`flow/config.mk`:
```
export PLATFORM = sky130hd
export DESIGN_NAME = dct_4x4_core
export DESIGN_NICKNAME = dct_4x4_core
export VERILOG_FILES = /design/flow/design.v
export SDC_FILE = /design/flow/constraint.sdc
export NUM_CORES = 4
export LEC_CHECK = 0
export CAP_MARGIN = 15
export CORE_ASPECT_RATIO = 0.88
export CORE_MARGIN = 2
export CORE_UTILIZATION = 72
export CTS_CLUSTER_DIAMETER = 102
export MAX_ROUTING_LAYER = met4
export SLEW_MARGIN = 20
```
`flow/run.sh`:
```
#!/bin/bash
# the make line also repeats each setting of config.mk as NAME=value (left out here)
make -C /OpenROAD-flow-scripts/flow DESIGN_CONFIG=/design/flow/config.mk WORK_HOME=/design/flow/orfs CLKGATE_MAP_FILE= finish
```
`flow/constraint.sdc`:
```
create_clock -name core_clock -period 3.71 [get_ports {clk}]
set_input_delay 0.7420 -clock core_clock [delete_from_list [all_inputs] [get_ports {clk}]]
set_output_delay 0.7420 -clock core_clock [all_outputs]
set_load 0.01 [all_outputs]
```
`flow/design.v`:
```
`timescale 1ns / 1ps
module valid_ready_FF #(
    parameter DATA_WIDTH = 128
)
(
    input clk,
    input reset,
    input                   i_valid,
    output                  i_ready,
    input  [DATA_WIDTH-1:0] i_data,
    output reg                  o_valid,
    input                       o_ready,
    output reg [DATA_WIDTH-1:0] o_data
);
    assign i_ready = o_ready | ~o_valid;
    always @(posedge clk) begin
        if(reset) begin
            o_valid <= 1'b0;
            o_data  <= 'd0;
        end
        else if(i_ready) begin
            o_valid <= i_valid;
            o_data  <= i_data;
        end
    end
endmodule
`timescale 1ns / 1ps
module dct_4x4 #(
    parameter PERF_OPT_ROW = 0,
    parameter PERF_OPT_COL = 0
)
(
    input clk,
    input reset,
    input          i_valid,
    output         i_ready,
    input  [255:0] i_data,
    output         o_valid,
    input          o_ready,
    output [255:0] o_data
);
    wire [127:0] i_data_128;
    wire         w_valid;
    wire         w_ready;
    wire [127:0] w_data;
    reg row_valid;
    reg col_valid;
    reg weight_valid;
    reg dct_valid;
    wire row_ready;
    wire col_ready;
    wire weight_ready;
    wire dct_ready;
    wire        [7:0] x[0:3][0:3];
    reg signed [11:0] row_out[0:3][0:3];
    reg signed [14:0] col_out[0:3][0:3];
    reg signed [19:0] weight_out[0:3][0:3];
    reg signed [15:0] dct_out[0:3][0:3];
    wire signed [5:0] coeff_A = 6'b0_00011;   
    wire signed [5:0] coeff_B = 6'b0_00101;   
    wire signed [5:0] coeff_C = 6'b0_01000;   
    genvar i,j;
    integer n, m;
    generate
        for(i=0; i<4; i=i+1) begin
            for(j=0; j<4; j=j+1) begin
                assign i_data_128[(32*i+8*j)+:8] = i_data[(64*i+16*j)+:8];
            end
        end
    endgenerate
    valid_ready_FF #(128) u_valid_ready_FF(
        clk, reset, i_valid, i_ready, i_data_128, w_valid, w_ready, w_data
    );
    generate
        for(i=0; i<4; i=i+1) begin
            for(j=0; j<4; j=j+1) begin
                assign x[i][j] = w_data[127-(32*i+8*j)-:8];
            end
        end
    endgenerate
    generate
    if(~PERF_OPT_ROW) begin
        assign w_ready = row_ready | ~row_valid;
        always @(posedge clk) begin
            if(reset) begin
                row_valid <= 'd0;
                for(n=0; n<4; n=n+1) begin
                    for(m=0; m<4; m=m+1) begin
                        row_out[n][m] <= 'd0;
                    end
                end
            end
            else if(w_ready) begin
                row_valid <= w_valid;
                row_out[0][0] <= x[0][0] + x[1][0] + x[2][0] + x[3][0];
                row_out[0][1] <= x[0][1] + x[1][1] + x[2][1] + x[3][1];
                row_out[0][2] <= x[0][2] + x[1][2] + x[2][2] + x[3][2];
                row_out[0][3] <= x[0][3] + x[1][3] + x[2][3] + x[3][3];
                row_out[1][0] <= (x[0][0]<<1) + x[1][0] - x[2][0] - (x[3][0]<<1);
                row_out[1][1] <= (x[0][1]<<1) + x[1][1] - x[2][1] - (x[3][1]<<1);
                row_out[1][2] <= (x[0][2]<<1) + x[1][2] - x[2][2] - (x[3][2]<<1);
                row_out[1][3] <= (x[0][3]<<1) + x[1][3] - x[2][3] - (x[3][3]<<1);
                row_out[2][0] <= x[0][0] - x[1][0] - x[2][0] + x[3][0];
                row_out[2][1] <= x[0][1] - x[1][1] - x[2][1] + x[3][1];
                row_out[2][2] <= x[0][2] - x[1][2] - x[2][2] + x[3][2];
                row_out[2][3] <= x[0][3] - x[1][3] - x[2][3] + x[3][3];
                row_out[3][0] <= x[0][0] - (x[1][0]<<1) + (x[2][0]<<1) - x[3][0];
                row_out[3][1] <= x[0][1] - (x[1][1]<<1) + (x[2][1]<<1) - x[3][1];
                row_out[3][2] <= x[0][2] - (x[1][2]<<1) + (x[2][2]<<1) - x[3][2];
                row_out[3][3] <= x[0][3] - (x[1][3]<<1) + (x[2][3]<<1) - x[3][3];
            end
        end
    end
    else if(PERF_OPT_ROW) begin
        assign w_ready = row_ready;
        always @(*) begin
            row_valid = w_valid;
            row_out[0][0] = x[0][0] + x[1][0] + x[2][0] + x[3][0];
            row_out[0][1] = x[0][1] + x[1][1] + x[2][1] + x[3][1];
            row_out[0][2] = x[0][2] + x[1][2] + x[2][2] + x[3][2];
            row_out[0][3] = x[0][3] + x[1][3] + x[2][3] + x[3][3];
            row_out[1][0] = (x[0][0]<<1) + x[1][0] - x[2][0] - (x[3][0]<<1);
            row_out[1][1] = (x[0][1]<<1) + x[1][1] - x[2][1] - (x[3][1]<<1);
            row_out[1][2] = (x[0][2]<<1) + x[1][2] - x[2][2] - (x[3][2]<<1);
            row_out[1][3] = (x[0][3]<<1) + x[1][3] - x[2][3] - (x[3][3]<<1);
            row_out[2][0] = x[0][0] - x[1][0] - x[2][0] + x[3][0];
            row_out[2][1] = x[0][1] - x[1][1] - x[2][1] + x[3][1];
            row_out[2][2] = x[0][2] - x[1][2] - x[2][2] + x[3][2];
            row_out[2][3] = x[0][3] - x[1][3] - x[2][3] + x[3][3];
            row_out[3][0] = x[0][0] - (x[1][0]<<1) + (x[2][0]<<1) - x[3][0];
            row_out[3][1] = x[0][1] - (x[1][1]<<1) + (x[2][1]<<1) - x[3][1];
            row_out[3][2] = x[0][2] - (x[1][2]<<1) + (x[2][2]<<1) - x[3][2];
            row_out[3][3] = x[0][3] - (x[1][3]<<1) + (x[2][3]<<1) - x[3][3];
        end
    end
    endgenerate
    generate
    if(~PERF_OPT_COL) begin
        assign row_ready = col_ready | ~col_valid;
        always @(posedge clk) begin
            if(reset) begin
                col_valid <= 'd0;
                for(n=0; n<4; n=n+1) begin
                    for(m=0; m<4; m=m+1) begin
                        col_out[n][m] <= 'd0;
                    end
                end
            end
            else if(row_ready) begin
                col_valid <= row_valid;
                col_out[0][0] <= row_out[0][0] + row_out[0][1] + row_out[0][2] + row_out[0][3];
                col_out[1][0] <= row_out[1][0] + row_out[1][1] + row_out[1][2] + row_out[1][3];
                col_out[2][0] <= row_out[2][0] + row_out[2][1] + row_out[2][2] + row_out[2][3];
                col_out[3][0] <= row_out[3][0] + row_out[3][1] + row_out[3][2] + row_out[3][3];
                col_out[0][1] <= (row_out[0][0]<<1) + row_out[0][1] - row_out[0][2] - (row_out[0][3]<<1);
                col_out[1][1] <= (row_out[1][0]<<1) + row_out[1][1] - row_out[1][2] - (row_out[1][3]<<1);
                col_out[2][1] <= (row_out[2][0]<<1) + row_out[2][1] - row_out[2][2] - (row_out[2][3]<<1);
                col_out[3][1] <= (row_out[3][0]<<1) + row_out[3][1] - row_out[3][2] - (row_out[3][3]<<1);
                col_out[0][2] <= row_out[0][0] - row_out[0][1] - row_out[0][2] + row_out[0][3];
                col_out[1][2] <= row_out[1][0] - row_out[1][1] - row_out[1][2] + row_out[1][3];
                col_out[2][2] <= row_out[2][0] - row_out[2][1] - row_out[2][2] + row_out[2][3];
                col_out[3][2] <= row_out[3][0] - row_out[3][1] - row_out[3][2] + row_out[3][3];
                col_out[0][3] <= row_out[0][0] - (row_out[0][1]<<1) + (row_out[0][2]<<1) - row_out[0][3];
                col_out[1][3] <= row_out[1][0] - (row_out[1][1]<<1) + (row_out[1][2]<<1) - row_out[1][3];
                col_out[2][3] <= row_out[2][0] - (row_out[2][1]<<1) + (row_out[2][2]<<1) - row_out[2][3];
                col_out[3][3] <= row_out[3][0] - (row_out[3][1]<<1) + (row_out[3][2]<<1) - row_out[3][3];
            end
        end
    end
    else if(PERF_OPT_COL) begin
        assign row_ready = col_ready;
        always @(*) begin
            col_valid = row_valid;
            col_out[0][0] = row_out[0][0] + row_out[0][1] + row_out[0][2] + row_out[0][3];
            col_out[1][0] = row_out[1][0] + row_out[1][1] + row_out[1][2] + row_out[1][3];
            col_out[2][0] = row_out[2][0] + row_out[2][1] + row_out[2][2] + row_out[2][3];
            col_out[3][0] = row_out[3][0] + row_out[3][1] + row_out[3][2] + row_out[3][3];
            col_out[0][1] = (row_out[0][0]<<1) + row_out[0][1] - row_out[0][2] - (row_out[0][3]<<1);
            col_out[1][1] = (row_out[1][0]<<1) + row_out[1][1] - row_out[1][2] - (row_out[1][3]<<1);
            col_out[2][1] = (row_out[2][0]<<1) + row_out[2][1] - row_out[2][2] - (row_out[2][3]<<1);
            col_out[3][1] = (row_out[3][0]<<1) + row_out[3][1] - row_out[3][2] - (row_out[3][3]<<1);
            col_out[0][2] = row_out[0][0] - row_out[0][1] - row_out[0][2] + row_out[0][3];
            col_out[1][2] = row_out[1][0] - row_out[1][1] - row_out[1][2] + row_out[1][3];
            col_out[2][2] = row_out[2][0] - row_out[2][1] - row_out[2][2] + row_out[2][3];
            col_out[3][2] = row_out[3][0] - row_out[3][1] - row_out[3][2] + row_out[3][3];
            col_out[0][3] = row_out[0][0] - (row_out[0][1]<<1) + (row_out[0][2]<<1) - row_out[0][3];
            col_out[1][3] = row_out[1][0] - (row_out[1][1]<<1) + (row_out[1][2]<<1) - row_out[1][3];
            col_out[2][3] = row_out[2][0] - (row_out[2][1]<<1) + (row_out[2][2]<<1) - row_out[2][3];
            col_out[3][3] = row_out[3][0] - (row_out[3][1]<<1) + (row_out[3][2]<<1) - row_out[3][3];
        end
    end
    endgenerate
    assign col_ready = weight_ready | ~weight_valid;
    always @(posedge clk) begin
        if(reset) begin
            weight_valid <= 'd0;
            for(n=0; n<4; n=n+1) begin
                for(m=0; m<4; m=m+1) begin
                    weight_out[n][m] <= 'd0;
                end
            end
        end
        else if(col_ready) begin
            weight_valid <= col_valid;
            weight_out[0][0] <= coeff_C * col_out[0][0];
            weight_out[0][1] <= coeff_B * col_out[0][1];
            weight_out[0][2] <= coeff_C * col_out[0][2];
            weight_out[0][3] <= coeff_B * col_out[0][3];
            weight_out[1][0] <= coeff_B * col_out[1][0];
            weight_out[1][1] <= coeff_A * col_out[1][1];
            weight_out[1][2] <= coeff_B * col_out[1][2];
            weight_out[1][3] <= coeff_A * col_out[1][3];
            weight_out[2][0] <= coeff_C * col_out[2][0];
            weight_out[2][1] <= coeff_B * col_out[2][1];
            weight_out[2][2] <= coeff_C * col_out[2][2];
            weight_out[2][3] <= coeff_B * col_out[2][3];
            weight_out[3][0] <= coeff_B * col_out[3][0];
            weight_out[3][1] <= coeff_A * col_out[3][1];
            weight_out[3][2] <= coeff_B * col_out[3][2];
            weight_out[3][3] <= coeff_A * col_out[3][3];
        end
    end
    assign dct_ready    = o_ready;
    assign weight_ready = dct_ready | ~dct_valid;
    always @(posedge clk) begin
        if(reset) begin
            dct_valid <= 'd0;
            for(n=0; n<4; n=n+1) begin
                for(m=0; m<4; m=m+1) begin
                    dct_out[n][m] <= 'd0;
                end
            end
        end
        else if(weight_ready) begin
            dct_valid <= weight_valid;
            dct_out[0][0] <= {weight_out[0][0][19], weight_out[0][0][15:5], weight_out[0][0][4:1]};
            dct_out[0][1] <= {weight_out[0][1][19], weight_out[0][1][15:5], weight_out[0][1][4:1]};
            dct_out[0][2] <= {weight_out[0][2][19], weight_out[0][2][15:5], weight_out[0][2][4:1]};
            dct_out[0][3] <= {weight_out[0][3][19], weight_out[0][3][15:5], weight_out[0][3][4:1]};
            dct_out[1][0] <= {weight_out[1][0][19], weight_out[1][0][15:5], weight_out[1][0][4:1]};
            dct_out[1][1] <= {weight_out[1][1][19], weight_out[1][1][15:5], weight_out[1][1][4:1]};
            dct_out[1][2] <= {weight_out[1][2][19], weight_out[1][2][15:5], weight_out[1][2][4:1]};
            dct_out[1][3] <= {weight_out[1][3][19], weight_out[1][3][15:5], weight_out[1][3][4:1]};
            dct_out[2][0] <= {weight_out[2][0][19], weight_out[2][0][15:5], weight_out[2][0][4:1]};
            dct_out[2][1] <= {weight_out[2][1][19], weight_out[2][1][15:5], weight_out[2][1][4:1]};
            dct_out[2][2] <= {weight_out[2][2][19], weight_out[2][2][15:5], weight_out[2][2][4:1]};
            dct_out[2][3] <= {weight_out[2][3][19], weight_out[2][3][15:5], weight_out[2][3][4:1]};
            dct_out[3][0] <= {weight_out[3][0][19], weight_out[3][0][15:5], weight_out[3][0][4:1]};
            dct_out[3][1] <= {weight_out[3][1][19], weight_out[3][1][15:5], weight_out[3][1][4:1]};
            dct_out[3][2] <= {weight_out[3][2][19], weight_out[3][2][15:5], weight_out[3][2][4:1]};
            dct_out[3][3] <= {weight_out[3][3][19], weight_out[3][3][15:5], weight_out[3][3][4:1]};
        end
    end
    assign o_valid = dct_valid;
    assign o_data = {
        dct_out[0][0], dct_out[0][1], dct_out[0][2], dct_out[0][3],
        dct_out[1][0], dct_out[1][1], dct_out[1][2], dct_out[1][3],
        dct_out[2][0], dct_out[2][1], dct_out[2][2], dct_out[2][3],
        dct_out[3][0], dct_out[3][1], dct_out[3][2], dct_out[3][3]
    };
endmodule
`timescale 1ns / 1ps
module dct_4x4_core (
    input          clk,
    input          reset,
    input          i_valid,
    output         i_ready,
    input  [255:0] i_data,
    output         o_valid,
    input          o_ready,
    output [255:0] o_data
);
    dct_4x4 #(
        .PERF_OPT_ROW(1),
        .PERF_OPT_COL(1)
    ) u_dct_4x4 (
        .clk    (clk),
        .reset  (reset),
        .i_valid(i_valid),
        .i_ready(i_ready),
        .i_data (i_data),
        .o_valid(o_valid),
        .o_ready(o_ready),
        .o_data (o_data)
    );
endmodule
```
==> results_slide.txt, run 1 <==
Flow Results at a Glance

Final timing
  – Slew @ Worst Pin: 1.15 ns
  – Final Hold Fails: 0
  – Fin Clk Skew: 0.0607 ns
  – Slew Limit Fails: 0
  – Post-Route Setup TNS: -29.81 ns
  – Tcrit/Tclk final: 1.23
  – Final setup viols: 109
  – Rel. slew slack: 0.230
  – Peak Freq: 0.219 GHz
  – RSZ-0062 raised after global routing: yes
  – Fin worst setup slack: -0.856 ns
  – Fin crit period: 4.57 ns

Setup path
  – CP Data Arrival Time: 5.19 ns
  – Slowest-stage cell, CP: xnor2_2
  – WP depth: 18
  – Worst Reg-to-Reg Cells: 18
  – Crit path capture: u_dct_4x4.row_out[0][9]
  – Worst setup EP type: register
  – Crit path cell chain: buf_6 > clkinvlp_4 > buf_4 > ha_4 > inv_1 > a21oi_2 > o21ai_1 > a21o_1 > a21oi_4 > xnor2_2 > fa_1 > inv_1 > ha_4 > a21boi_4 > o21ai_2 > a21boi_1 > o21ai_1 > a221oi_1
  – RR Startpoint: u_dct_4x4.u_valid_ready_FF.o_data[89]
  – Worst path max stage delay: 0.67 ns
  – Worst Setup Path Type: register to register
  – Crit path DRT: 4.33 ns
  – Startpoint type of the worst setup path: register
  – CP max FO: 3
  – Delay-heaviest family, CP: AND-OR/OR-AND gates
  – Reg2reg end: u_dct_4x4.row_out[0][9]
  – R2R setup slack: -0.86 ns
  – Critical path origin: u_dct_4x4.u_valid_ready_FF.o_data[89]
  – Crit path buffers/inverters: 5

Floorplan
  – Core footprint: 0.106 mm2
  – # IOs: 518
  – Die X: 351 um
  – Die Y-Extent: 309 um
  – Fp util: 0.723
  – Die area: 0.109 mm2
  – FP Rows: 112

Logic synthesis
  – Synth Register Bits: 1046
  – Seq/Total Area, Yosys: 0.274
  – Ys Warns: 6
  – Mapped Cells: 9079
  – Mapped cell area: 0.0763 mm2
  – # Cells Yosys: 9079
  – Yosys stat chip area: 0.0763 mm2
  – Adder Share, Synth: 0.275
  – Top FF cell, synth: dfxtp_1
  – Synth cell types: 85
  – Biggest area cells: dfxtp_1, ha_1, fa_1
  – Yosys top cell by area: dfxtp_1
  – Area leader share: 0.274
  – Flip-flops with a built-in enable: 0
  – Comb area leader: adder cells
  – FFs w/ async S/R, synth: 0
  – Synth Area in XOR/XNOR: 0.0552
  – Simple share: 0.158
  – List of most frequent post-synthesis cells: nand2_1, a21oi_1, dfxtp_1, ha_1, inv_1
  – Most frequent cell after synthesis: nand2_1
  – Syn_area_per_cell: 8.41 um2
  – Mux area share: 0.00293
  – Area fraction in compound gates: 0.182

Clocking
  – Worst-path clk slew: 0.07 ns
  – Clk sinks: 1046
  – H-tree depth: 3
  – Clock Path Buffers: 3
  – CTS tree: done
  – Num CTS Buffers: 105
  – Insertion Delay late pin: 0.79 ns
  – Clk root buf: clkbuf_16

GRT
  – Tot GR Track Use: 0.492
  – Largest net degree at the start of global routing: 185
  – First-pass GRT wire length: 404 mm
  – Remaining Overflow, GRT: 0
  – Initial antenna violation count: 14
  – Number of global-route vias before repair: 71500

Run status
  – Status: finished with violations
  – Layout Check Failures: negative setup slack

Routing
  – Met3 WL: 45.6 mm
  – Drt via density: 6.89
  – Wire length per cell: 26.0 um
  – Initial DRT Pass Iterations: 17
  – 1st-iter DRT viols: 12300
  – WL met2: 122 mm
  – Top routing layer in use: met4
  – WL final: 297 mm
  – Antenna-violating nets left: 0
  – Wire length on met1: 104 mm
  – Via count: 78700
  – Drt drc: 0

Cells and area
  – Area growth, synth to finish: 22.4%
  – Layout Nets: 11600
  – Core Util, Final: 0.885

Flow run
  – OpenROAD warning count: 317
  – Maximum capacitance violations: 0

Placed design
  – Port-buffer cells: 380
  – Post-DP HPWL: 191 mm
  – Final Wtd Congestion: 1.09

Worst hold path
  – Worst hold stages: 2
  – Hold_sp: reset
  – Hold EP: u_dct_4x4.row_out[10][3]
  – Min-Delay Path Class: input pin to register
## metal layers
metal  up-vias  GRT usage
li1      32700          -
met3      2278      0.138
met5         -          -
met4         0      0.241
met1     36600      0.629
met2      7158      0.715
## area by class of cell
class                      count  area (um2)
multi-input combinational   7013       54800
sequential                  1046       21000
fill                        4764       12100
timing repair buffer        1074        9480
clock buffer                 132        2940
inverter                     655        2470
tap                         1425        1780
clock inverter                66         898
antenna                       16        40.0
## stage by stage
step | hold WS, ns | worst slack [ns] | instance area (um2) | cells
finish | 0.385 | -0.856 | 93400 | 11400
detailed placement | 0.444 | -0.436 | 85600 | 11100
floorplan | 0.415 | -0.199 | 76500 | 9087
global placement | 0.435 | -0.327 | 85600 | 11100
global route | 0.386 | -0.880 | 93400 | 11400
CTS | 0.354 | -0.395 | 90600 | 11400
## timing repair
action,CTS,global route
endpoints found under the setup margin,109,167
pin swaps,139,319
hold buffers,0,0
resized,252,523
buffers inserted,26,64
==> run 2, diff against run 1 <==
- CAP_MARGIN: 15 -> 0
- CORE_ASPECT_RATIO: 0.88 -> not set
- CORE_UTILIZATION: 72 -> 70
- CTS_CLUSTER_DIAMETER: 102 -> 200
- SETUP_SLACK_MARGIN: not set -> 0.34
- clock period: 3.71 -> 4.93 ns (I/O delays scaled with it)
==> run 2 against run 1 <==
Effect of this change:
- the run now finishes clean
- critical path depth is 1 lower
- largest cell class unchanged
- synthesized cell count stayed put
==> results_slide.txt, run 2 <==
Flow Results at a Glance

Run status
  – Status: finished clean

Routing
  – Via count: 67300 (-14%)
  – 1st-iter DRT viols: 6657 (-46%)
  – Initial DRT Pass Iterations: 7 (-10)
  – Drt drc: 0 (unchanged)
  – WL final: 230 mm (-23%)
  – Antenna-violating nets left: 0 (unchanged)
  – Wire length per cell: 21.2 um (-18%)
  – Drt via density: 6.23 (-9.6%)

Clocking
  – Num CTS Buffers: 108 (+2.9%)
  – CTS tree: done
  – Hold_buf cts: 0 (unchanged)
  – Worst-path clk slew: 0.08 ns (about the same)
  – Clk sinks: 1046 (unchanged)
  – Insertion Delay late pin: 0.74 ns (-0.05 ns)
  – Clk root buf: clkbuf_16
  – Clock Path Buffers: 3 (unchanged)
  – H-tree depth: 3 (unchanged)

Logic synthesis
  – Synth cell types: 85 (unchanged)
  – Seq/Total Area, Yosys: 0.274 (unchanged)
  – Biggest area cells: dfxtp_1, ha_1, fa_1
  – # Cells Yosys: 9079 (unchanged)
  – List of most frequent post-synthesis cells: nand2_1, a21oi_1, dfxtp_1, ha_1, inv_1
  – Flip-flops with a built-in enable: 0 (unchanged)
  – Ys Warns: 6 (unchanged)
  – Yosys stat chip area: 0.0763 mm2 (unchanged)
  – Mux area share: 0.00293 (unchanged)
  – Mapped Cells: 9079 (unchanged)
  – FFs w/ async S/R, synth: 0 (unchanged)
  – Area leader share: 0.274 (unchanged)
  – Most frequent cell after synthesis: nand2_1
  – Synth Area in XOR/XNOR: 0.0552 (unchanged)
  – Mapped cell area: 0.0763 mm2 (unchanged)
  – Area fraction in compound gates: 0.182 (unchanged)
  – Simple share: 0.158 (unchanged)
  – Yosys top cell by area: dfxtp_1
  – Syn_area_per_cell: 8.41 um2 (unchanged)
  – Top FF cell, synth: dfxtp_1
  – Comb area leader: adder cells
  – Adder Share, Synth: 0.275 (unchanged)
  – Synth Register Bits: 1046 (unchanged)

Setup path
  – Delay-heaviest family, CP: AND-OR/OR-AND gates
  – Reg2reg end: u_dct_4x4.col_out[14][13]
  – Critical path origin: u_dct_4x4.row_out[14][0]
  – Crit path capture: u_dct_4x4.col_out[14][13]
  – WP depth: 17 (-1)
  – RR Startpoint: u_dct_4x4.row_out[14][0]
  – Worst path max stage delay: 0.58 ns (-0.09 ns)
  – Crit path cell chain: fa_1 > inv_1 > ha_1 > or2_2 > fa_2 > a21o_1 > a21oi_2 > o21a_1 > nor3_1 > a2111oi_2 > a21oi_1 > xor2_1 > ha_2 > a21o_1 > a31oi_2 > xor2_1 > o21ai_0
  – Crit path DRT: 5.53 ns (+1.20 ns)
  – Slowest-stage cell, CP: fa_1
  – Worst Reg-to-Reg Cells: 17 (-1)
  – Worst Setup Path Type: register to register
  – Crit path buffers/inverters: 1 (-4)
  – Startpoint type of the worst setup path: register
  – R2R setup slack: 0.54 ns (+1.40 ns)
  – Worst setup EP type: register
  – CP Data Arrival Time: 4.99 ns (-0.20 ns)
  – CP max FO: 7 (+4)

Final timing
  – Peak Freq: 0.228 GHz (+4.0%)
  – Rel. slew slack: 0.299 (+0.0685)
  – Final hold slack: 0.446 ns (+0.0609 ns)
  – Fin Clk Skew: 0.0455 ns (-0.0152 ns)
  – Slew Limit Fails: 0 (unchanged)
  – Final Hold Fails: 0 (unchanged)
  – Fin crit period: 4.39 ns (-0.176 ns)
  – Tcrit/Tclk final: 0.890 (-0.340)
  – Final setup viols: 0 (-100%)
  – Slew @ Worst Pin: 1.05 ns (-0.103 ns)
  – Fin worst setup slack: 0.540 ns (+1.40 ns)
  – RSZ-0062 raised after global routing: yes
  – Post-Route Setup TNS: 0 ns (+29.81 ns)

Placed design
  – Port-buffer cells: 380 (unchanged)
  – Post-DP HPWL: 179 mm (-6.4%)
  – Final Wtd Congestion: 1.07 (-1.8%)
  – Setup Slack @ Placement: 0.278 ns (+0.714 ns)

Floorplan
  – Die X: 334 um (-4.8%)
  – Fp util: 0.703 (-0.0202)
  – # IOs: 518 (unchanged)
  – Die area: 0.112 mm2 (+2.8%)
  – Core footprint: 0.109 mm2 (+2.9%)
  – Die Y-Extent: 334 um (+8.0%)
  – FP Rows: 121 (+8.0%)

Cells and area
  – Sequential Area: 0.0209 mm2 (-0.32%)
  – MI comb area: 0.0516 mm2 (-5.8%)
  – Area growth, synth to finish: 11.7%
  – Layout Nets: 11000 (-5.2%)
  – Filler cell count: 7438 (+56%)

Worst hold path
  – Min-Delay Path Class: register to register
  – Worst hold stages: 2 (unchanged)
  – Hold EP: u_dct_4x4.dct_out[2][6]
  – Hold_sp: u_dct_4x4.weight_out[2][7]

GRT
  – Remaining Overflow, GRT: 0 (unchanged)
  – Largest net degree at the start of global routing: 185 (unchanged)
  – First-pass GRT wire length: 356 mm (-12%)
  – Initial antenna violation count: 4 (-10)
  – Number of global-route vias before repair: 63800 (-11%)
  – Tot GR Track Use: 0.414 (-0.0773)

Flow run
  – OpenROAD warning count: 285 (-10%)
  – Maximum capacitance violations: 0 (unchanged)
[run 2: final cells by class]
cell class                      instances  share of cell area
Inverter                              655              0.0289
Clock inverter                         60             0.00944
Multi-Input combinational cell       7013               0.605
Clock buffer                          145              0.0354
Sequential cell                      1046               0.246
Timing Repair Buffer                  475              0.0544
Tap cell                             1414              0.0207
Antenna cell                            4            0.000117
[run 2: timing repair]
item / 4_1_cts / 5_1_grt
buffers inserted: 0 / 4
pin swaps: 0 / 13
resized: 1 / 30
setup endpoints to repair: 3 / 20
endpoints found under the hold margin: 0 / 0
[run 2: metal layers]
metal  up-vias  global-route usage  wire length (um)
met5         -                   -                 0
met4         0               0.173             11100
met3       473              0.0611             22000
met2      2987               0.608             97500
met1     32400               0.574             99100
li1      31500                   -                 -
[run 2: stage by stage]
step	cells	cell area, um2	util
floorplan	9087	76400	-
global placement	10600	81300	0.749
detailed placement	10600	81300	0.749
CTS	10800	85100	0.784
global route	10800	85300	0.785
finish	10800	85300	0.785
==> run 3, diff against run 2 <==
- CAP_MARGIN: 0 -> 20
- CORE_UTILIZATION: 70 -> 72
- CTS_CLUSTER_DIAMETER: 200 -> 28
- MAX_ROUTING_LAYER: met4 -> not set
- PLACE_DENSITY: not set -> 0.6
- SETUP_SLACK_MARGIN: 0.34 -> -0.25
- clock period: 4.93 -> 3.76 ns (I/O delays scaled with it)
==> run 3 against run 2 <==
Effect of this change:
- the run now fails in 5_1_grt
- area after synthesis unchanged
- synthesized cell count did not move
- die area is 2.7% lower
==> results_slide.txt, run 3 <==
Implementation Results

Logic synthesis
  – Comb area leader: adder cells
  – Mapped cell area: 0.0763 mm2 (unchanged)
  – Top FF cell, synth: dfxtp_1
  – Yosys stat chip area: 0.0763 mm2 (unchanged)
  – Mux area share: 0.00293 (unchanged)
  – Synth Register Bits: 1046 (unchanged)
  – Most frequent cell after synthesis: nand2_1
  – List of most frequent post-synthesis cells: nand2_1, a21oi_1, dfxtp_1, ha_1, inv_1
  – Synth cell types: 85 (unchanged)
  – Area fraction in compound gates: 0.182 (unchanged)
  – # Cells Yosys: 9079 (unchanged)
  – Biggest area cells: dfxtp_1, ha_1, fa_1
  – Synth Area in XOR/XNOR: 0.0552 (unchanged)
  – FFs w/ async S/R, synth: 0 (unchanged)
  – Ys Warns: 6 (unchanged)
  – Yosys top cell by area: dfxtp_1
  – Adder Share, Synth: 0.275 (unchanged)
  – Mapped Cells: 9079 (unchanged)
  – Syn_area_per_cell: 8.41 um2 (unchanged)
  – Simple share: 0.158 (unchanged)
  – Area leader share: 0.274 (unchanged)
  – Flip-flops with a built-in enable: 0 (unchanged)
  – Seq/Total Area, Yosys: 0.274 (unchanged)

Floorplan
  – Core footprint: 0.105 mm2 (-3.0%)
  – FP Rows: 119 (-1.7%)
  – Fp util: 0.725 (+0.0219)
  – Die Y-Extent: 330 um (-1.4%)
  – # IOs: 518 (unchanged)
  – Die X: 330 um (-1.4%)
  – Die area: 0.109 mm2 (-2.7%)

Placed design
  – Placed Instances: 11100 (+4.5%)
  – Final Wtd Congestion: 1.05 (-1.7%)
  – Port-buffer cells: 380 (unchanged)
  – Post-DP HPWL: 191 mm (+6.6%)
  – Setup Slack @ Placement: -0.555 ns (-0.833 ns)

Clocking
  – H-tree depth: 4 (+1)
  – Clk sinks: 1046 (unchanged)
  – Num CTS Buffers: 204 (+89%)
  – Clk root buf: clkbuf_16
  – Clock Path Buffers: 3 (unchanged)
  – Hold_buf cts: 0 (unchanged)

Run status
  – Halt Stage: 5_1_grt
  – Status: stopped before the end
run 3: through the flow:
stage / utilization / setup TNS, ns / cell area, um2
3_5_place_dp: 0.809 / -13.44 / 85200
3_3_place_gp: 0.809 / -6.22 / 85200
4_1_cts: 0.884 / -15.69 / 93100
2_1_floorplan: - / -2.03 / 76400
run 3: what timing repair did:
item / CTS
endpoints found under the setup margin: 45
gates resized: 106
pin swaps: 85
setup buffers: 25
==> run 4, diff against run 3 <==
- CAP_MARGIN: 20 -> 15
- CORE_ASPECT_RATIO: not set -> 0.88
- CTS_CLUSTER_DIAMETER: 28 -> 252
- HOLD_SLACK_MARGIN: not set -> -0.08
- MAX_ROUTING_LAYER: not set -> met4
- PLACE_DENSITY: 0.6 -> not set
- SETUP_SLACK_MARGIN: -0.25 -> 0.34
- clock period: 3.76 -> 3.83 ns (I/O delays scaled with it)
==> run 4 against run 3 <==
Effect of this change:
- the layout now fails its checks (negative setup slack)
- area after synthesis unchanged
- synthesized cell count unchanged
- die area about the same
==> results_slide.txt, run 4 <==
Flow Results at a Glance

Floorplan
  – Fp util: 0.723 (-0.00175)
  – # IOs: 518 (unchanged)
  – FP Rows: 112 (-5.9%)
  – Core footprint: 0.106 mm2 (+0.24%)
  – Die Y-Extent: 309 um (-6.1%)
  – Die area: 0.109 mm2 (about the same)
  – Die X: 351 um (+6.5%)

Final timing
  – Slew @ Worst Pin: 1.24 ns
  – Fin worst setup slack: -0.747 ns
  – Rel. slew slack: 0.166
  – Post-Route Setup TNS: -17.85 ns
  – Tcrit/Tclk final: 1.19
  – RSZ-0062 raised after global routing: yes
  – Final setup viols: 100
  – Final Hold Fails: 0
  – Slew Limit Fails: 0
  – Fin crit period: 4.58 ns
  – Peak Freq: 0.218 GHz
  – Fin Clk Skew: 0.0442 ns
  – Final hold slack: 0.453 ns

Placed design
  – Port-buffer cells: 380 (unchanged)
  – Setup Slack @ Placement: -0.370 ns (+0.185 ns)
  – Post-DP HPWL: 192 mm (+0.70%)
  – Final Wtd Congestion: 1.10 (+4.5%)

Run status
  – Layout Check Failures: negative setup slack
  – Status: finished with violations

Logic synthesis
  – Mapped cell area: 0.0763 mm2 (unchanged)
  – Adder Share, Synth: 0.275 (unchanged)
  – FFs w/ async S/R, synth: 0 (unchanged)
  – Seq/Total Area, Yosys: 0.274 (unchanged)
  – Syn_area_per_cell: 8.41 um2 (unchanged)
  – # Cells Yosys: 9079 (unchanged)
  – Synth cell types: 85 (unchanged)
  – Synth Register Bits: 1046 (unchanged)
  – Flip-flops with a built-in enable: 0 (unchanged)
  – Yosys stat chip area: 0.0763 mm2 (unchanged)
  – Area leader share: 0.274 (unchanged)
  – Area fraction in compound gates: 0.182 (unchanged)
  – List of most frequent post-synthesis cells: nand2_1, a21oi_1, dfxtp_1, ha_1, inv_1
  – Mapped Cells: 9079 (unchanged)
  – Yosys top cell by area: dfxtp_1
  – Top FF cell, synth: dfxtp_1
  – Biggest area cells: dfxtp_1, ha_1, fa_1
  – Ys Warns: 6 (unchanged)
  – Comb area leader: adder cells
  – Synth Area in XOR/XNOR: 0.0552 (unchanged)
  – Simple share: 0.158 (unchanged)
  – Most frequent cell after synthesis: nand2_1
  – Mux area share: 0.00293 (unchanged)

Clocking
  – CTS tree: done
  – Num CTS Buffers: 105 (-49%)
  – H-tree depth: 3 (-1)
  – Clk sinks: 1046 (unchanged)
  – Worst-path clk slew: 0.06 ns
  – Insertion Delay late pin: 0.78 ns
  – Clk root buf: clkbuf_16
  – Clock Path Buffers: 3 (unchanged)

Setup path
  – Slowest-stage cell, CP: ha_1
  – CP max FO: 6
  – Worst Setup Path Type: register to register
  – Reg2reg end: u_dct_4x4.row_out[15][9]
  – Worst Reg-to-Reg Cells: 13
  – CP Data Arrival Time: 5.21 ns
  – Crit path capture: u_dct_4x4.row_out[15][9]
  – Worst path max stage delay: 0.74 ns
  – WP depth: 13
  – Crit path cell chain: inv_1 > ha_1 > a21boi_2 > o21a_1 > nor2_4 > o21ai_0 > xnor2_1 > ha_1 > inv_1 > ha_2 > o211ai_1 > and3_1 > a311o_1
  – Critical path origin: u_dct_4x4.u_valid_ready_FF.o_data[67]
  – RR Startpoint: u_dct_4x4.u_valid_ready_FF.o_data[67]
  – Worst setup EP type: register
  – Crit path DRT: 4.46 ns
  – Crit path buffers/inverters: 2
  – Startpoint type of the worst setup path: register
  – R2R setup slack: -0.75 ns
  – Delay-heaviest family, CP: AND-OR/OR-AND gates

Worst hold path
  – Hold_sp: u_dct_4x4.dct_out[13][10]
  – Min-Delay Path Class: register to register
  – Worst hold stages: 2
  – Hold EP: u_dct_4x4.dct_out[13][10]

Routing
  – Initial DRT Pass Iterations: 14
  – WL final: 314 mm
  – Via count: 79700
  – 1st-iter DRT viols: 14100
  – Drt drc: 0
  – Antenna-violating nets left: 0
  – Wire length per cell: 27.7 um
  – Drt via density: 7.02

Cells and area
  – Layout Nets: 11500
  – Area growth, synth to finish: 23.5%
  – Filler cell count: 4374

Flow run
  – Maximum capacitance violations: 0
  – OpenROAD warning count: 306

GRT
  – First-pass GRT wire length: 404 mm
  – Initial antenna violation count: 11
  – Number of global-route vias before repair: 71300
  – Largest net degree at the start of global routing: 212
  – Tot GR Track Use: 0.492
  – Remaining Overflow, GRT: 0
## run 4: what timing repair did
| item | in CTS | in global routing |
|---|---|---|
| setup buffers | 91 | 62 |
| gates resized | 446 | 633 |
| pin swaps | 307 | 413 |
| setup endpoints to repair | 167 | 205 |
| hold buffers | 0 | 0 |
## run 4: per-layer routing
metal	vias up	wire length [um]	share of wire	track usage
li1	32500	-	-	-
met1	37000	107000	0.34	0.626
met2	7585	127000	0.40	0.713
met3	2579	50200	0.16	0.137
met4	0	29500	0.094	0.254
met5	-	0	0	-
## run 4: stage by stage
step / std cells / cell area, um2 / utilization
finish: 11300 / 94300 / 0.894
detailed placement: 11000 / 84500 / 0.801
global placement: 11000 / 84500 / 0.801
floorplan: 9087 / 76700 / -
global route: 11300 / 94300 / 0.893
CTS: 11300 / 90800 / 0.860
## run 4: final cells by class
| type | count | area [um2] | share of cell area |
|---|---|---|---|
| Antenna cell | 21 | 52.6 | 0.000557 |
| Inverter | 655 | 2490 | 0.0264 |
| Multi-Input combinational cell | 7013 | 56300 | 0.597 |
| Timing Repair Buffer | 988 | 8920 | 0.0947 |
| Clock buffer | 137 | 2910 | 0.0308 |
| Sequential cell | 1046 | 21100 | 0.224 |
| Tap cell | 1425 | 1780 | 0.0189 |
| Clock inverter | 61 | 764 | 0.00811 |
==> run 5, diff against run 4 <==
- CAP_MARGIN: 15 -> 20
- CORE_ASPECT_RATIO: 0.88 -> not set
- CORE_UTILIZATION: 72 -> 70
- HOLD_SLACK_MARGIN: -0.08 -> not set
- clock period: 3.83 -> 5.66 ns (I/O delays scaled with it)
==> run 5 against run 4 <==
Effect of this change:
- now clean on timing, DRC and antenna
- wire length fell by 27%
- die area rose by 2.8%
- critical path depth rose by 4
- hold slack got worse by 0.0036 ns
- sequential share of layout area rose by 2.3 points
- area after synthesis did not move
- synthesized cell count did not move
- count of clock-buffer cells in the layout fell by 2
- utilization fell by 11 points
- worst setup slack improved by 1.5 ns
- final area fell by 10%
==> results_slide.txt, run 5 <==
Flow Results at a Glance

Final timing
  – Slew @ Worst Pin: 1.09 ns (-0.150 ns)
  – Peak Freq: 0.204 GHz (-6.4%)
  – Final setup viols: 0 (-100%)
  – Tcrit/Tclk final: 0.864 (-0.331)
  – Final Hold Fails: 0 (unchanged)
  – RSZ-0062 raised after global routing: no
  – Rel. slew slack: 0.264 (+0.0984)
  – Fin crit period: 4.89 ns (+0.316 ns)
  – Post-Route Setup TNS: 0 ns (+17.85 ns)
  – Slew Limit Fails: 0 (unchanged)
  – Fin Clk Skew: 0.0469 ns (+0.00272 ns)

Setup path
  – Reg2reg end: u_dct_4x4.col_out[14][14]
  – Crit path capture: u_dct_4x4.col_out[14][14]
  – Crit path cell chain: fa_1 > inv_1 > ha_1 > or2_2 > fa_1 > a21o_1 > a21oi_1 > o21a_1 > nor3_1 > a2111oi_2 > a21oi_1 > xor2_1 > ha_1 > nor2b_1 > nor4b_1 > o221ai_1 > nand2_1
  – Delay-heaviest family, CP: adder cells
  – Crit path buffers/inverters: 1 (-1)
  – Critical path origin: u_dct_4x4.row_out[14][0]
  – Slowest-stage cell, CP: fa_1
  – CP max FO: 7 (+1)
  – WP depth: 17 (+4)
  – Worst setup EP type: register
  – Crit path DRT: 6.31 ns (+1.85 ns)
  – Startpoint type of the worst setup path: register
  – RR Startpoint: u_dct_4x4.row_out[14][0]
  – Worst Reg-to-Reg Cells: 17 (+4)
  – Worst Setup Path Type: register to register
  – R2R setup slack: 0.77 ns (+1.51 ns)
  – Worst path max stage delay: 0.70 ns (-0.04 ns)
  – CP Data Arrival Time: 5.54 ns (+0.33 ns)

Logic synthesis
  – Simple share: 0.158 (unchanged)
  – Biggest area cells: dfxtp_1, ha_1, fa_1
  – Mapped Cells: 9079 (unchanged)
  – FFs w/ async S/R, synth: 0 (unchanged)
  – Flip-flops with a built-in enable: 0 (unchanged)
  – Seq/Total Area, Yosys: 0.274 (unchanged)
  – Adder Share, Synth: 0.275 (unchanged)
  – Syn_area_per_cell: 8.41 um2 (unchanged)
  – Synth Area in XOR/XNOR: 0.0552 (unchanged)
  – Area fraction in compound gates: 0.182 (unchanged)
  – Top FF cell, synth: dfxtp_1
  – Yosys top cell by area: dfxtp_1
  – Synth cell types: 85 (unchanged)
  – Synth Register Bits: 1046 (unchanged)
  – Comb area leader: adder cells
  – Most frequent cell after synthesis: nand2_1
  – Yosys stat chip area: 0.0763 mm2 (unchanged)
  – Mapped cell area: 0.0763 mm2 (unchanged)
  – # Cells Yosys: 9079 (unchanged)
  – List of most frequent post-synthesis cells: nand2_1, a21oi_1, dfxtp_1, ha_1, inv_1
  – Mux area share: 0.00293 (unchanged)
  – Ys Warns: 6 (unchanged)
  – Area leader share: 0.274 (unchanged)

Worst hold path
  – Worst hold stages: 2 (unchanged)
  – Hold EP: u_dct_4x4.dct_out[2][2]
  – Hold_sp: u_dct_4x4.dct_out[2][2]
  – Min-Delay Path Class: register to register

Routing
  – Wire length per cell: 21.2 um (-23%)
  – WL final: 228 mm (-27%)
  – Initial DRT Pass Iterations: 6 (-8)
  – 1st-iter DRT viols: 6481 (-54%)
  – Antenna-violating nets left: 0 (unchanged)
  – Via count: 66900 (-16%)
  – Drt via density: 6.21 (-12%)
  – Drt drc: 0 (unchanged)

Flow run
  – OpenROAD warning count: 284 (-7.2%)
  – Maximum capacitance violations: 0 (unchanged)

Clocking
  – H-tree depth: 3 (unchanged)
  – Clk root buf: clkbuf_16
  – CTS tree: done
  – Worst-path clk slew: 0.07 ns (about the same)
  – Clock Path Buffers: 3 (unchanged)
  – Num CTS Buffers: 106 (+0.95%)
  – Clk sinks: 1046 (unchanged)
  – Insertion Delay late pin: 0.74 ns (-0.04 ns)

GRT
  – Remaining Overflow, GRT: 0 (unchanged)
  – Number of global-route vias before repair: 63800 (-10%)
  – Initial antenna violation count: 8 (-3)
  – Tot GR Track Use: 0.412 (-0.0794)
  – Largest net degree at the start of global routing: 179 (-16%)
  – First-pass GRT wire length: 354 mm (-12%)

Run status
  – Status: finished clean

Floorplan
  – Die area: 0.112 mm2 (+2.8%)
  – # IOs: 518 (unchanged)
  – FP Rows: 121 (+8.0%)
  – Die Y-Extent: 334 um (+8.0%)
  – Fp util: 0.703 (-0.0202)
  – Core footprint: 0.109 mm2 (+2.9%)
  – Die X: 334 um (-4.8%)

Placed design
  – Post-DP HPWL: 177 mm (-7.6%)
  – Port-buffer cells: 380 (unchanged)
  – Final Wtd Congestion: 1.05 (-4.3%)

Cells and area
  – Filler cell count: 7492 (+71%)
  – MI comb area: 0.0515 mm2 (-8.5%)
  – Area growth, synth to finish: 11.2%
  – Layout Nets: 10900 (-4.7%)
  – Sequential Area: 0.0209 mm2 (-0.76%)
==> run 5: routing by layer <==
layer,vias to the layer above,routed length [um],track usage
met4,0,10700,0.172
met1,32100,97600,0.566
li1,31400,-,-
met2,3021,96900,0.603
met5,-,0,-
met3,431,22800,0.0688
==> run 5: layout make-up <==
class                           instances  share of cell area
Sequential cell                      1046               0.247
Multi-Input combinational cell       7013               0.607
Tap cell                             1414              0.0208
Antenna cell                            7            0.000206
Inverter                              655              0.0290
Clock inverter                         61             0.00973
Timing Repair Buffer                  445              0.0520
Clock buffer                          135              0.0348
==> run 5: per-stage QoR <==
stage / hold slack (ns) / area (um2) / cells / utilization / worst slack (ns)
after CTS: 0.452 / 84800 / 10800 / 0.782 / 0.768
after global placement: 0.438 / 81100 / 10600 / 0.747 / 0.866
after floorplan: 0.415 / 76400 / 9087 / - / 1.33
after global routing: 0.460 / 84900 / 10800 / 0.782 / 0.489
final: 0.449 / 84900 / 10800 / 0.782 / 0.768
after detailed placement: 0.444 / 81100 / 10600 / 0.747 / 0.807
==> run 5: repair_timing <==
item                       CTS  global route
hold buffers                 0             0
resized                      0             1
hold endpoints to repair     0             0
setup buffers                0             0
setup endpoints to repair    0             1
==> run 6, diff against run 5 <==
- CORE_ASPECT_RATIO: not set -> 0.94
- CORE_UTILIZATION: 70 -> 72
- CTS_CLUSTER_DIAMETER: 252 -> 102
- SETUP_SLACK_MARGIN: 0.34 -> -0.27
- SLEW_MARGIN: 20 -> 10
- TNS_END_PERCENT: not set -> 5
- clock period: 5.66 -> 3.81 ns (I/O delays scaled with it)
==> run 6 against run 5 <==
Effect of this change:
- count of clock-buffer cells in the layout increased by 12
- final cell count increased by 3.9%
- maximum frequency increased by 17%
- clock skew increased by 0.013 ns
- critical path type unchanged
- wire length increased by 8.8%
- critical path depth unchanged
- highest routed layer unchanged
- the layout now fails its checks (negative setup slack)
==> results_slide.txt, run 6 <==
Flow Results at a Glance

Run status
  – Status: finished with violations
  – Layout Check Failures: negative setup slack

Final timing
  – RSZ-0062 raised after global routing: yes
  – Fin worst setup slack: -0.369 ns (-1.14 ns)
  – Slew Limit Fails: 0 (unchanged)
  – Tcrit/Tclk final: 1.10 (+0.232)
  – Slew @ Worst Pin: 1.15 ns (+0.0585 ns)
  – Final setup viols: 70 (+70)
  – Peak Freq: 0.239 GHz (+17%)
  – Final Hold Fails: 0 (unchanged)
  – Rel. slew slack: 0.232 (-0.0321)
  – Fin crit period: 4.18 ns (-0.714 ns)
  – Fin Clk Skew: 0.0598 ns (+0.0129 ns)

Routing
  – Drt via density: 6.36 (+2.3%)
  – WL final: 248 mm (+8.8%)
  – Wire length per cell: 22.2 um (+4.7%)
  – Initial DRT Pass Iterations: 12 (+6)
  – Drt drc: 0 (unchanged)
  – Via count: 71200 (+6.3%)
  – 1st-iter DRT viols: 8298 (+28%)
  – Antenna-violating nets left: 0 (unchanged)

Logic synthesis
  – Simple share: 0.158 (unchanged)
  – Synth Area in XOR/XNOR: 0.0552 (unchanged)
  – Yosys stat chip area: 0.0763 mm2 (unchanged)
  – Mux area share: 0.00293 (unchanged)
  – Mapped Cells: 9079 (unchanged)
  – Area leader share: 0.274 (unchanged)
  – Comb area leader: adder cells
  – Top FF cell, synth: dfxtp_1
  – Adder Share, Synth: 0.275 (unchanged)
  – # Cells Yosys: 9079 (unchanged)
  – Most frequent cell after synthesis: nand2_1
  – Synth Register Bits: 1046 (unchanged)
  – FFs w/ async S/R, synth: 0 (unchanged)
  – Synth cell types: 85 (unchanged)
  – Biggest area cells: dfxtp_1, ha_1, fa_1
  – Ys Warns: 6 (unchanged)
  – Seq/Total Area, Yosys: 0.274 (unchanged)
  – Syn_area_per_cell: 8.41 um2 (unchanged)
  – Yosys top cell by area: dfxtp_1
  – Flip-flops with a built-in enable: 0 (unchanged)
  – Area fraction in compound gates: 0.182 (unchanged)
  – List of most frequent post-synthesis cells: nand2_1, a21oi_1, dfxtp_1, ha_1, inv_1
  – Mapped cell area: 0.0763 mm2 (unchanged)

Setup path
  – Worst Reg-to-Reg Cells: 17 (unchanged)
  – Critical path origin: u_dct_4x4.row_out[10][0]
  – Crit-path most repeated cell: fa_2
  – Startpoint type of the worst setup path: register
  – Slowest-stage cell, CP: fa_2
  – Worst Setup Path Type: register to register
  – Crit path capture: u_dct_4x4.col_out[10][12]
  – R2R setup slack: -0.37 ns (-1.14 ns)
  – Crit path buffers/inverters: 2 (+1)
  – Crit path DRT: 4.51 ns (-1.80 ns)
  – CP Data Arrival Time: 4.88 ns (-0.66 ns)
  – RR Startpoint: u_dct_4x4.row_out[10][0]
  – Reg2reg end: u_dct_4x4.col_out[10][12]
  – Delay-heaviest family, CP: adder cells
  – Worst setup EP type: register
  – Crit path cell chain: fa_2 > inv_2 > ha_4 > or2_4 > fa_2 > a21o_1 > a21oi_2 > o21a_1 > nor3_2 > a2111oi_2 > a21oi_1 > xnor2_1 > ha_1 > buf_4 > nor4_4 > a31oi_1 > nand3_1
  – WP depth: 17 (unchanged)
  – CP max FO: 4 (-3)
  – Worst path max stage delay: 0.64 ns (-0.06 ns)

Clocking
  – Clk sinks: 1046 (unchanged)
  – Clock Path Buffers: 3 (unchanged)
  – Clk root buf: clkbuf_16
  – Hold_buf cts: 0 (unchanged)
  – Num CTS Buffers: 107 (+0.94%)
  – H-tree depth: 3 (unchanged)
  – Insertion Delay late pin: 0.76 ns (+0.02 ns)
  – CTS tree: done
  – Worst-path clk slew: 0.07 ns (about the same)

GRT
  – Number of global-route vias before repair: 68100 (+6.7%)
  – First-pass GRT wire length: 382 mm (+7.7%)
  – Remaining Overflow, GRT: 0 (unchanged)
  – Largest net degree at the start of global routing: 215 (+20%)
  – Tot GR Track Use: 0.456 (+0.0440)
  – Initial antenna violation count: 7 (-1)

Floorplan
  – Fp util: 0.728 (+0.0245)
  – # IOs: 518 (unchanged)
  – Die Y-Extent: 320 um (-4.3%)
  – Die X: 340 um (+1.7%)
  – FP Rows: 115 (-5.0%)
  – Core footprint: 0.105 mm2 (-3.4%)
  – Die area: 0.109 mm2 (-2.7%)

Worst hold path
  – Hold_sp: u_dct_4x4.dct_out[4][3]
  – Hold EP: u_dct_4x4.dct_out[4][3]
  – Worst hold stages: 2 (unchanged)
  – Min-Delay Path Class: register to register

Cells and area
  – Filler cell count: 5823 (-22%)
  – Layout Nets: 11400 (+3.9%)
  – Area growth, synth to finish: 16.3%

Placed design
  – Setup Slack @ Placement: -0.513 ns (-1.32 ns)
  – Port-buffer cells: 380 (unchanged)
  – Post-DP HPWL: 186 mm (+5.1%)
  – Final Wtd Congestion: 1.10 (+4.2%)

Flow run
  – Maximum capacitance violations: 0 (unchanged)
  – OpenROAD warning count: 297 (+4.6%)
[run 6: repair_timing]
item / CTS / global route
pin swaps: 32 / 67
hold endpoints to repair: 0 / 0
buffers inserted: 4 / 6
setup endpoints to repair: 23 / 70
resized: 27 / 100
[run 6: metal layers]
layer | up-vias | GRT usage | wire [um]
li1 | 32200 | - | -
met1 | 34000 | 0.606 | 99400
met2 | 4213 | 0.673 | 106000
met3 | 729 | 0.0939 | 29100
met4 | 0 | 0.201 | 13500
met5 | - | - | 0
[run 6: final cells by class]
cell class                 instances  area (um2)  area share
timing repair buffer             870        7770      0.0875
clock buffer                     147        3080      0.0347
sequential                      1046       20900       0.236
multi-input combinational       7013       51900       0.585
inverter                         655        2460      0.0277
antenna                            6        15.0    0.000169
tap                             1404        1760      0.0198
clock inverter                    53         815     0.00917
[run 6: through the flow]
stage                util  cells  cell area (um2)  TNS, ns  hold slack [ns]
finish              0.846  11200            88800    -7.66            0.450
floorplan               -   9087            76400    -2.50            0.415
detailed placement  0.804  11000            84400   -13.10            0.440
CTS                 0.843  11200            88400    -9.08            0.427
global route        0.846  11200            88800   -28.20            0.464
global placement    0.804  11000            84400    -7.01            0.431
==> run 7, diff against run 6 <==
- ABC_AREA: not set -> 1
- CELL_PAD_IN_SITES_DETAIL_PLACEMENT: not set -> 1
- CELL_PAD_IN_SITES_GLOBAL_PLACEMENT: not set -> 3
- CORE_ASPECT_RATIO: 0.94 -> not set
- CORE_UTILIZATION: 72 -> 34
- CTS_CLUSTER_DIAMETER: 102 -> 43
- CTS_CLUSTER_SIZE: not set -> 69
- HOLD_SLACK_MARGIN: not set -> 0.25
- MIN_ROUTING_LAYER: not set -> met1
- PLACE_DENSITY_LB_ADDON: not set -> 0.28
- SETUP_SLACK_MARGIN: -0.27 -> 0.34
- SLEW_MARGIN: 10 -> 0
- TNS_END_PERCENT: 5 -> not set
- clock period: 3.81 -> 4.0 ns (I/O delays scaled with it)
==> run 7 against run 6 <==
Effect of this change:
- the run now finishes clean
- clock skew down 0.0034 ns
- wire length up 25%
- worst setup slack better by 0.66 ns
- register-to-register slack better by 0.66 ns
- critical path depth up 8
- maximum frequency up 13%
- hold slack worse by 0.11 ns
- final area up 15%
- die area up 120%
- sequential share of layout area down 3.0 points
- via count up 5.8%
==> results_slide.txt, run 7 <==
Flow Results at a Glance

Cells and area
  – Core Util, Final: 0.430 (-0.417)
  – Filler cell count: 28800 (+390%)
  – Sequential Area: 0.0211 mm2 (+0.58%)
  – Layout Nets: 13300 (+17%)
  – Area growth, synth to finish: 25.7%
  – Non-Filler Instances: 15000 (+34%)
  – Final instance area: 0.102 mm2 (+15%)
  – MI comb area: 0.0564 mm2 (+8.7%)

Final timing
  – Rel. slew slack: 0.402 (+0.170)
  – Fin crit period: 3.70 ns (-0.475 ns)
  – Peak Freq: 0.270 GHz (+13%)
  – Slew @ Worst Pin: 0.890 ns (-0.260 ns)
  – RSZ-0062 raised after global routing: yes
  – Fin worst setup slack: 0.296 ns (+0.665 ns)
  – Slew Limit Fails: 0 (unchanged)
  – Final setup viols: 0 (-100%)
  – Fin Clk Skew: 0.0564 ns (-0.00340 ns)
  – Final Hold Fails: 0 (unchanged)
  – Post-Route Setup TNS: 0 ns (+7.66 ns)
  – Final hold slack: 0.345 ns (-0.105 ns)
  – Tcrit/Tclk final: 0.926 (-0.171)

Setup path
  – Reg2reg end: u_dct_4x4.col_out[10][14]
  – R2R setup slack: 0.30 ns (+0.66 ns)
  – Worst setup EP type: register
  – Crit path DRT: 4.77 ns (+0.26 ns)
  – Startpoint type of the worst setup path: register
  – Slowest-stage cell, CP: fa_2
  – CP max FO: 3 (-1)
  – Crit path capture: u_dct_4x4.col_out[10][14]
  – Crit-path most repeated cell: nand2_2
  – RR Startpoint: u_dct_4x4.row_out[9][0]
  – CP Data Arrival Time: 4.48 ns (-0.40 ns)
  – Crit path buffers/inverters: 4 (+2)
  – Critical path origin: u_dct_4x4.row_out[9][0]
  – Worst Reg-to-Reg Cells: 25 (+8)
  – Worst Setup Path Type: register to register
  – Delay-heaviest family, CP: simple AND/OR/NAND/NOR gates
  – Worst path max stage delay: 0.61 ns (-0.03 ns)
  – WP depth: 25 (+8)

Clocking
  – CTS tree: done
  – H-tree depth: 4 (+1)
  – Insertion Delay late pin: 0.89 ns (+0.13 ns)
  – Clk sinks: 1046 (unchanged)
  – Clock Path Buffers: 3 (unchanged)
  – Num CTS Buffers: 194 (+81%)
  – Clk root buf: clkbuf_16
  – Worst-path clk slew: 0.05 ns (-0.02 ns)

Logic synthesis
  – Top FF cell, synth: dfxtp_1
  – Area leader share: 0.257 (-0.0168)
  – Comb area leader: adder cells
  – Flip-flops with a built-in enable: 0 (unchanged)
  – Synth cell types: 50 (-41%)
  – Synth Area in XOR/XNOR: 0.0386 (-0.0166)
  – Syn_area_per_cell: 7.41 um2 (-12%)
  – FFs w/ async S/R, synth: 0 (unchanged)
  – Mux area share: 0 (-0.00293)
  – Adder Share, Synth: 0.258 (-0.0169)
  – List of most frequent post-synthesis cells: nand2_1, inv_1, a21oi_1, nor2_1, dfxtp_1
  – Mapped cell area: 0.0813 mm2 (+6.5%)
  – Yosys top cell by area: dfxtp_1
  – Seq/Total Area, Yosys: 0.257 (-0.0168)
  – Mapped Cells: 11000 (+21%)
  – # Cells Yosys: 11000 (+21%)
  – Biggest area cells: dfxtp_1, ha_1, fa_1
  – Synth Register Bits: 1046 (unchanged)
  – Simple share: 0.189 (+0.0309)
  – Most frequent cell after synthesis: nand2_1
  – Ys Warns: 6 (unchanged)
  – Area fraction in compound gates: 0.162 (-0.0201)
  – Yosys stat chip area: 0.0813 mm2 (+6.5%)

GRT
  – Largest net degree at the start of global routing: 149 (-31%)
  – First-pass GRT wire length: 470 mm (+23%)
  – Number of global-route vias before repair: 76900 (+13%)
  – Remaining Overflow, GRT: 0 (unchanged)
  – Tot GR Track Use: 0.256 (-0.200)
  – Initial antenna violation count: 14 (+7)

Placed design
  – Post-DP HPWL: 252 mm (+35%)
  – Setup Slack @ Placement: -0.0867 ns (+0.426 ns)
  – Final Wtd Congestion: 0.915 (-17%)
  – Placed Instance Area: 0.0908 mm2 (+7.6%)
  – Placed Instances: 14500 (+32%)
  – Port-buffer cells: 380 (unchanged)

Routing
  – Wire length per cell: 20.7 um (-6.5%)
  – WL final: 311 mm (+25%)
  – Drt drc: 0 (unchanged)
  – 1st-iter DRT viols: 3670 (-56%)
  – Initial DRT Pass Iterations: 26 (+14)
  – Drt via density: 5.02 (-21%)
  – Via count: 75300 (+5.8%)
  – Antenna-violating nets left: 0 (unchanged)

Floorplan
  – Fp util: 0.342 (-0.386)
  – # IOs: 518 (unchanged)
  – Die X: 493 um (+45%)
  – Die area: 0.243 mm2 (+120%)
  – Core footprint: 0.238 mm2 (+130%)
  – Die Y-Extent: 493 um (+54%)
  – FP Rows: 179 (+56%)

Worst hold path
  – Hold_sp: reset
  – Hold EP: u_dct_4x4.weight_out[1][3]
  – Min-Delay Path Class: input pin to register
  – Worst hold stages: 2 (unchanged)

Flow run
  – Maximum capacitance violations: 0 (unchanged)
  – OpenROAD warning count: 294 (-1.0%)

Run status
  – Status: finished clean
==> run 7: final cells by class <==
cell class	count	share of cell area
multi-input combinational	7943	0.552
sequential	1046	0.206
timing repair buffer	826	0.0743
inverter	1643	0.0608
clock buffer	211	0.0492
tap	3167	0.0388
clock inverter	155	0.0185
antenna	3	0.0000734
==> run 7: timing repair <==
action,4_1_cts,5_1_grt
gates resized,259,708
setup endpoints to repair,117,174
pin swaps,99,239
hold buffers,0,0
setup buffers,31,49
==> run 7: routing by layer <==
metal / wire [um] / share of wire / vias up / GRT usage
met2: 135000 / 0.44 / 1151 / 0.386
met5: 0 / 0 / - / -
li1: - / - / 37300 / -
met1: 159000 / 0.51 / 36500 / 0.370
met3: 9360 / 0.030 / 332 / 0.0244
met4: 7030 / 0.023 / 0 / 0.0549
